==> v31: inputs <==
Design sort_pipe, start of the top module:
module sort_pipe #(
parameter DATA_WIDTH='d8
)(
input 				          clk,
input 				          rst_n,
input 					      client_val,
input [(8*DATA_WIDTH)-1:0]    client_data,
output reg                    client_rdy,
input 				          sort_rdy,
output reg                    sort_val,
output reg [8*DATA_WIDTH-1:0]   sort_data
);
reg [DATA_WIDTH-1 : 0] D0;
reg [DATA_WIDTH-1 : 0] D1;
reg [DATA_WIDTH-1 : 0] D2;
reg [DATA_WIDTH-1 : 0] D3;
reg [DATA_WIDTH-1 : 0] D4;
reg [DATA_WIDTH-1 : 0] D5;
reg [DATA_WIDTH-1 : 0] D6;
reg [DATA_WIDTH-1 : 0] D7;
reg [DATA_WIDTH-1:0] P0_C0_MAX;
reg [DATA_WIDTH-1:0] P0_C0_MIN;
reg [DATA_WIDTH-1:0] P0_C1_MIN;
reg [DATA_WIDTH-1:0] P0_C1_MAX;
reg [DATA_WIDTH-1:0] P0_C2_MAX;
reg [DATA_WIDTH-1:0] P0_C2_MIN;
reg [DATA_WIDTH-1:0] P0_C3_MIN;
reg [DATA_WIDTH-1:0] P0_C3_MAX;
reg [DATA_WIDTH-1:0] P1_C0_MAX;
reg [DATA_WIDTH-1:0] P1_C0_MIN;
reg [DATA_WIDTH-1:0] P1_C1_MIN;
reg [DATA_WIDTH-1:0] P1_C1_MAX;
reg [DATA_WIDTH-1:0] P1_C2_MAX;
reg [DATA_WIDTH-1:0] P1_C2_MIN;
reg [DATA_WIDTH-1:0] P1_C3_MIN;
reg [DATA_WIDTH-1:0] P1_C3_MAX;
reg [DATA_WIDTH-1:0] P2_C0_MIN;
reg [DATA_WIDTH-1:0] P2_C0_MAX;
reg [DATA_WIDTH-1:0] P2_C1_MIN;
reg [DATA_WIDTH-1:0] P2_C1_MAX;
reg [DATA_WIDTH-1:0] P3_C0_MIN;
reg [DATA_WIDTH-1:0] P3_C0_MAX;
reg [DATA_WIDTH-1:0] P3_C1_MIN;
reg [DATA_WIDTH-1:0] P3_C1_MAX;
reg [DATA_WIDTH-1:0] P3_C2_MIN;
reg [DATA_WIDTH-1:0] P3_C2_MAX;
reg [DATA_WIDTH-1:0] P3_C3_MIN;
reg [DATA_WIDTH-1:0] P3_C3_MAX;
reg [DATA_WIDTH-1:0] P4_C0_MIN;
reg [DATA_WIDTH-1:0] P4_C0_MAX;
reg [DATA_WIDTH-1:0] P4_C1_MAX;
reg [DATA_WIDTH-1:0] P4_C1_MIN;
reg [DATA_WIDTH-1:0] P4_C2_MIN;
reg [DATA_WIDTH-1:0] P4_C2_MAX;
reg [DATA_WIDTH-1:0] P4_C3_MAX;
reg [DATA_WIDTH-1:0] P4_C3_MIN;
reg [DATA_WIDTH-1:0] P5_C0_MIN;
reg [DATA_WIDTH-1:0] P5_C0_MAX;
reg [DATA_WIDTH-1:0] P5_C1_MAX;
  ...
Settings: LEC_CHECK=0, CAP_MARGIN=20, CELL_PAD_IN_SITES_DETAIL_PLACEMENT=0, CELL_PAD_IN_SITES_GLOBAL_PLACEMENT=0, CORE_ASPECT_RATIO=1.28, CORE_MARGIN=2, CORE_UTILIZATION=56, GPL_ROUTABILITY_DRIVEN=1, MAX_ROUTING_LAYER=met5, MIN_ROUTING_LAYER=met1, PLACE_DENSITY_LB_ADDON=0.14, SETUP_SLACK_MARGIN=0.51, SLEW_MARGIN=20; clock period 1.97 ns.
run.sh (not shown) runs the stock make flow with config.mk's settings and CLKGATE_MAP_FILE=.
==> v24 (differences from v31) <==
- ABC_AREA: unset -> 1
- CELL_PAD_IN_SITES_DETAIL_PLACEMENT: 0 -> unset
- CELL_PAD_IN_SITES_GLOBAL_PLACEMENT: 0 -> unset
- CORE_ASPECT_RATIO: 1.28 -> unset
- CORE_UTILIZATION: 56 -> 72
- CTS_CLUSTER_DIAMETER: unset -> 356
- CTS_CLUSTER_SIZE: unset -> 30
- GPL_ROUTABILITY_DRIVEN: 1 -> unset
- HOLD_SLACK_MARGIN: unset -> 0.29
- MAX_ROUTING_LAYER: met5 -> unset
- MIN_ROUTING_LAYER: met1 -> unset
- PLACE_DENSITY: unset -> 0.78
- PLACE_DENSITY_LB_ADDON: 0.14 -> unset
- SETUP_SLACK_MARGIN: 0.51 -> -0.19
==> flow/constraint.sdc (replaced) <==
create_clock -name core_clock -period 1.82 [get_ports {clk}]
set_input_delay 0.3640 -clock core_clock [delete_from_list [all_inputs] [get_ports {clk}]]
set_output_delay 0.3640 -clock core_clock [all_outputs]
set_load 0.01 [all_outputs]
==> v13 (differences from v31) <==
- CELL_PAD_IN_SITES_GLOBAL_PLACEMENT: 0 -> 3
- CORE_UTILIZATION: 56 -> 21
==> qor summary <==
|  | v31 | v24 | v13 |
|---|---|---|---|
| Status | complete, but fails checks | complete, but fails checks | timing/DRC/antenna clean |
| Violated checks | negative setup slack | negative setup slack | - |
| Final Worst Setup Slack | -0.4394 ns | -0.08162 ns | 0.001687 ns |
| Number of global-route vias before repair | 26,628 | 23,697 | 28,798 |
| Setup violators final | 5 | 101 | 0 |
| Number of tap instances | 665 | 511 | 1,771 |
| Cell area after technology mapping | 0.02824 mm² | 0.02766 mm² | 0.02824 mm² |
| Synthesis-to-layout area growth | 43.78% | 12.81% | 56.75% |
| Number of buffers inserted by hold repair at cts | 1 | 2 | 1 |
| Total combinational power | 56.7 mW | 41.4 mW | 59.8 mW |
| Comb power frac | 0.647 | 0.608 | 0.644 |
| Level count of the clock H-tree | 2 | 1 | 3 |
| Synthesized area per cell | 8.769 µm² | 7.778 µm² | 8.769 µm² |
| Global router's overall resource usage | 0.3403 | 0.3520 | 0.1709 |
| Cell area reported after detailed placement | 0.03347 mm² | 0.03060 mm² | 0.03633 mm² |
| HPWL reported at the end of detailed placement | 62,360 µm | 50,780 µm | 88,130 µm |

========
==> run a <==
Starting RTL as in the previous note.
Settings: LEC_CHECK=0, ABC_AREA=1, CAP_MARGIN=20, CELL_PAD_IN_SITES_DETAIL_PLACEMENT=0, CELL_PAD_IN_SITES_GLOBAL_PLACEMENT=0, CORE_ASPECT_RATIO=1.28, CORE_MARGIN=2, CORE_UTILIZATION=59, CTS_CLUSTER_SIZE=37, GPL_ROUTABILITY_DRIVEN=1, MAX_ROUTING_LAYER=met5, MIN_ROUTING_LAYER=met1, PLACE_DENSITY=0.65, SLEW_MARGIN=20; clock period 1.41 ns.
==> run b (differences from run a) <==
ABC_AREA = unset   (was 1)
CELL_PAD_IN_SITES_DETAIL_PLACEMENT = unset   (was 0)
CELL_PAD_IN_SITES_GLOBAL_PLACEMENT = 3   (was 0)
CORE_ASPECT_RATIO = unset   (was 1.28)
CORE_MARGIN = 3   (was 2)
CORE_UTILIZATION = 40   (was 59)
CTS_CLUSTER_SIZE = unset   (was 37)
GPL_ROUTABILITY_DRIVEN = unset   (was 1)
MAX_ROUTING_LAYER = met4   (was met5)
MIN_ROUTING_LAYER = met2   (was met1)
PLACE_DENSITY = 0.6   (was 0.65)
SETUP_SLACK_MARGIN = 0.19   (was unset)
==> flow/constraint.sdc (replaced) <==
create_clock -name core_clock -period 3.0 [get_ports {clk}]
set_input_delay 0.6000 -clock core_clock [delete_from_list [all_inputs] [get_ports {clk}]]
set_output_delay 0.6000 -clock core_clock [all_outputs]
set_load 0.01 [all_outputs]
==> results <==
- Between run b and run a, the lower area after synthesis is in run a (gap about 2%, measured against run a).
- Between run a and run b, the lower die area is in run a (gap about 34%, measured against run b).
- Run b finished with timing, DRC and antenna clean. Run a died in global routing (5_1_grt).
- In run a the synthesized cell count is larger than in run b, by about 10%.
==> figures <==
Cell count after placement: run a 4653; run b 4147
Die boundary width: run a 195 um; run b 272 um
Chip area: run a 0.0486 mm2; run b 0.0738 mm2
Result of the run: run a aborted with a tool error; run b timing/DRC/antenna clean
Last stage reached: run a global routing (5_1_grt); run b -
Post-cts repair resize count: run a 1097; run b 0
Post-Synthesis Mean Instance Area: run a 7.78 um2; run b 8.77 um2
Simple-Gate Area Share: run a 32.5%; run b 23.4%
Yosys cell types: run a 26; run b 38
TritonCTS Buffers: run a 52; run b 61
Fraction of the yosys area taken by sequential cells: run a 47.0%; run b 46.1%
Post-Syn Nets: run a 3771; run b 3436
Fraction of post-synthesis cell area in the top cell type by area: run a 47.0%; run b 46.1%
Half-perimeter wire length after detailed placement: run a 55600 um; run b 59100 um
Compound-gate portion of the synthesized area: run a 5.13%; run b 18.6%
Row Count: run a 89; run b 96
Cell area after synthesis: run a 0.0277 mm2; run b 0.0282 mm2
Standard cell area after detailed placement: run a 0.0342 mm2; run b 0.0303 mm2
Yosys stat chip area: run a 0.0277 mm2; run b 0.0282 mm2
Post-synthesis adder-cell area fraction: run a 6.65%; run b 6.51%

========
==> job 1460: inputs <==
sort_pipe again, from the RTL that the note above started with.
clock: 1.97 ns
lec_check: 0
cap_margin: 20
cell_pad_in_sites_detail_placement: 0
cell_pad_in_sites_global_placement: 0
core_aspect_ratio: 1.28
core_margin: 2
core_utilization: 56
gpl_routability_driven: 1
max_routing_layer: met5
min_routing_layer: met1
place_density_lb_addon: 0.14
slew_margin: 20
==> job 606 (differences from job 1460) <==
==> flow/config.mk (replaced) <==
export PLATFORM = sky130hd
export DESIGN_NAME = sort_pipe
export DESIGN_NICKNAME = sort_pipe
export VERILOG_FILES = /design/flow/design.v
export SDC_FILE = /design/flow/constraint.sdc
export NUM_CORES = 4
export LEC_CHECK = 0
export CAP_MARGIN = 20
export CELL_PAD_IN_SITES_DETAIL_PLACEMENT = 0
export CELL_PAD_IN_SITES_GLOBAL_PLACEMENT = 3
export CORE_ASPECT_RATIO = 1.28
export CORE_MARGIN = 10
export CORE_UTILIZATION = 40
export GPL_ROUTABILITY_DRIVEN = 1
export HOLD_SLACK_MARGIN = -0.02
export MAX_ROUTING_LAYER = met5
export MIN_ROUTING_LAYER = met2
export PLACE_DENSITY_LB_ADDON = 0.14
export SETUP_SLACK_MARGIN = 0.51
export SLEW_MARGIN = 30
==> job 7340 (differences from job 1460) <==
==> flow/config.mk (replaced) <==
export PLATFORM = sky130hd
export DESIGN_NAME = sort_pipe
export DESIGN_NICKNAME = sort_pipe
export VERILOG_FILES = /design/flow/design.v
export SDC_FILE = /design/flow/constraint.sdc
export NUM_CORES = 4
export LEC_CHECK = 0
export ABC_AREA = 1
export CAP_MARGIN = 20
export CELL_PAD_IN_SITES_DETAIL_PLACEMENT = 1
export CELL_PAD_IN_SITES_GLOBAL_PLACEMENT = 3
export CORE_ASPECT_RATIO = 1.2
export CORE_MARGIN = 3
export CORE_UTILIZATION = 58
export CTS_CLUSTER_DIAMETER = 21
export CTS_CLUSTER_SIZE = 79
export GPL_TIMING_DRIVEN = 0
export MAX_ROUTING_LAYER = met4
export MIN_ROUTING_LAYER = met2
export PLACE_DENSITY_LB_ADDON = 0.23
export SETUP_SLACK_MARGIN = 0.19
export SLEW_MARGIN = 20
export TNS_END_PERCENT = 65
==> flow/constraint.sdc (replaced) <==
create_clock -name core_clock -period 1.78 [get_ports {clk}]
set_input_delay 0.3560 -clock core_clock [delete_from_list [all_inputs] [get_ports {clk}]]
set_output_delay 0.3560 -clock core_clock [all_outputs]
set_load 0.01 [all_outputs]
==> job 4685 (differences from job 1460) <==
--- a/flow/config.mk
+++ b/flow/config.mk
@@ -11,8 +11,9 @@
 export CORE_ASPECT_RATIO = 1.28
 export CORE_MARGIN = 2
-export CORE_UTILIZATION = 56
+export CORE_UTILIZATION = 71
+export CTS_CLUSTER_SIZE = 37
 export GPL_ROUTABILITY_DRIVEN = 1
 export MAX_ROUTING_LAYER = met5
 export MIN_ROUTING_LAYER = met1
-export PLACE_DENSITY_LB_ADDON = 0.14
+export PLACE_DENSITY = 0.65
 export SLEW_MARGIN = 20
==> reports/qor.csv <==
metric;value;unit
critPathSlowestCell;dfrtp_2;
setup_viol;174;
finalWorstSetupSlack;-0.437;ns
comb_area_share;41.8;%
status;finished with violations;
failed_checks;negative setup slack;
That was job 4685.
==> reports/qor.csv <==
metric;value;unit
yosys_area;27700;µm²
synth-seq-cells;520;
haltStage;global placement without I/O (3_1_place_gp_skip_io);
fp_util;58.8;%
die-area;50400;µm²
core_area;47000;µm²
rows;87;
ys_cells;3556;
error;[ERROR FLW-0024] Place density exceeds 1.0 (current PLACE_DENSITY_LB_ADDON =  0.23). Please check if the value of  PLACE_DENSITY_LB_ADDON is between 0 and 0.99.;
most_common_cell;nand2_1;
status;did not finish;
That was job 7340.
==> reports/qor.csv <==
metric;value;unit
status;finished with violations;
failed_checks;negative setup slack;
critPathSlowestCell;dfrtp_1;
warnings;28;
finalWorstSetupSlack;-0.0409;ns
antenna_found_initial;0;
comb_area_share;40.8;%
crit_fanout;6;
setup_viol;9;
That was job 1460.
==> reports/qor.csv <==
metric;value;unit
p_sw_share;45.7;%
num_vias;37477;
status;timing/DRC/antenna clean;
setup_viol;0;
grt_max_degree;72;
critPathSlowestCell;dfrtp_1;
p_sw;40.2;mW
finalWorstSetupSlack;0.0522;ns
area_dominant_class;multi-input combinational cells;
That was job 606.

========
==> cedar <==
sort_pipe again, from the RTL that the note above started with.
// sort_pipe
module sort_pipe #(
parameter DATA_WIDTH='d8
)(
input 				          clk,
input 				          rst_n,
input 					      client_val,
input [(8*DATA_WIDTH)-1:0]    client_data,
output reg                    client_rdy,
input 				          sort_rdy,
output reg                    sort_val,
output reg [8*DATA_WIDTH-1:0]   sort_data
);
Settings: LEC_CHECK=0, CAP_MARGIN=20, CORE_MARGIN=2, CORE_UTILIZATION=72, CTS_CLUSTER_DIAMETER=356, CTS_CLUSTER_SIZE=30, PLACE_DENSITY=0.78, SETUP_SLACK_MARGIN=-0.19, SLEW_MARGIN=20; clock period 1.9 ns.
==> inputs of indigo, as changes to cedar <==
Settings changed: CORE_UTILIZATION 72 to 58, CTS_CLUSTER_DIAMETER 356 to default, CTS_CLUSTER_SIZE 30 to default, PLACE_DENSITY 0.78 to default.
==> flow/constraint.sdc (replaced) <==
create_clock -name core_clock -period 2.26 [get_ports {clk}]
set_input_delay 0.4520 -clock core_clock [delete_from_list [all_inputs] [get_ports {clk}]]
set_output_delay 0.4520 -clock core_clock [all_outputs]
set_load 0.01 [all_outputs]
==> inputs of quartz, as changes to cedar <==
Settings changed: CELL_PAD_IN_SITES_DETAIL_PLACEMENT from default to 0, CELL_PAD_IN_SITES_GLOBAL_PLACEMENT from default to 0, CORE_ASPECT_RATIO from default to 1.28, CTS_CLUSTER_DIAMETER 356 to default, CTS_CLUSTER_SIZE 30 to 40, GPL_ROUTABILITY_DRIVEN from default to 1, MAX_ROUTING_LAYER from default to met5, MIN_ROUTING_LAYER from default to met1, PLACE_DENSITY 0.78 to 0.65, SETUP_SLACK_MARGIN -0.19 to default.
==> flow/constraint.sdc (replaced) <==
create_clock -name core_clock -period 1.97 [get_ports {clk}]
set_input_delay 0.3940 -clock core_clock [delete_from_list [all_inputs] [get_ports {clk}]]
set_output_delay 0.3940 -clock core_clock [all_outputs]
set_load 0.01 [all_outputs]
==> inputs of fjord, as changes to cedar <==
Settings changed: CELL_PAD_IN_SITES_DETAIL_PLACEMENT from default to 0, CELL_PAD_IN_SITES_GLOBAL_PLACEMENT from default to 3, CORE_ASPECT_RATIO from default to 1.28, CORE_UTILIZATION 72 to 60, CTS_CLUSTER_DIAMETER 356 to default, CTS_CLUSTER_SIZE 30 to default, GPL_ROUTABILITY_DRIVEN from default to 1, MAX_ROUTING_LAYER from default to met5, MIN_ROUTING_LAYER from default to met1, PLACE_DENSITY 0.78 to default, PLACE_DENSITY_LB_ADDON from default to 0.03, SETUP_SLACK_MARGIN -0.19 to 0.42.
==> flow/constraint.sdc (replaced) <==
create_clock -name core_clock -period 1.47 [get_ports {clk}]
set_input_delay 0.2940 -clock core_clock [delete_from_list [all_inputs] [get_ports {clk}]]
set_output_delay 0.2940 -clock core_clock [all_outputs]
set_load 0.01 [all_outputs]
==> results <==
cedar finished but failed the layout checks on negative setup slack. indigo completed without violations. quartz never finished: it broke off in global routing with GRT-0232. fjord died in global placement without I/O (FLW-0024). Worst setup slack: indigo is better than cedar (210 ps). In cedar the routed wire length is higher than in indigo, by 7.7%. Against indigo, the critical path depth of cedar is higher by 5. In cedar the combinational power is higher than in indigo, by 41%. In indigo the clock power is larger than in cedar, by about 70%. Between cedar and indigo, the lower final cell count is in indigo (gap about 0.6%, measured against indigo). Die area, highest first: indigo, fjord, quartz, cedar.
==> figures <==
metric                                                              cedar                   indigo                         fjord                  quartz
Leakage                                                           15.3 nW                  15.0 nW                             -                       -
Result of the run                              complete, but fails checks  timing/DRC/antenna clean        stopped before the end  stopped before the end
Last stage reached                                                      -                        -  global placement without I/O          global routing
Violated checks                                      negative setup slack                        -                             -                       -
Initial core utilization                                            73.1%                    58.9%                         61.0%                   72.6%
Number of placement rows                                               72                       80                            89                      82
Number of fill cells                                                 2179                     3910                             -                       -
Number of flip-flops and latches                                      520                      520                             -                       -
Hold Fails Final Rpt                                                    0                        0                             -                       -
Final wirelength                                                 83400 um                 77400 um                             -                       -
Slowest library cell on the worst path                            dfrtp_1          clkdlybuf4s50_1                             -                       -
Critical register-to-register path startpoint              P4_C3_MIN_D[1]                    D2[7]                             -                       -
Hold Path Class                                   input port to async pin  input port to async pin                             -                       -
Internal power contribution                                       35.8 mW                  31.4 mW                             -                       -
Tool Warnings                                                          29                       30                             -                       -
Residual DRC count                                                      0                        0                             -                       -
Share of total power in the clock network                            8.1%                    16.6%                             -                       -
Hold buffers post-CTS                                                   1                        1                             -                       1
Power and IR drop assume default switching activity.
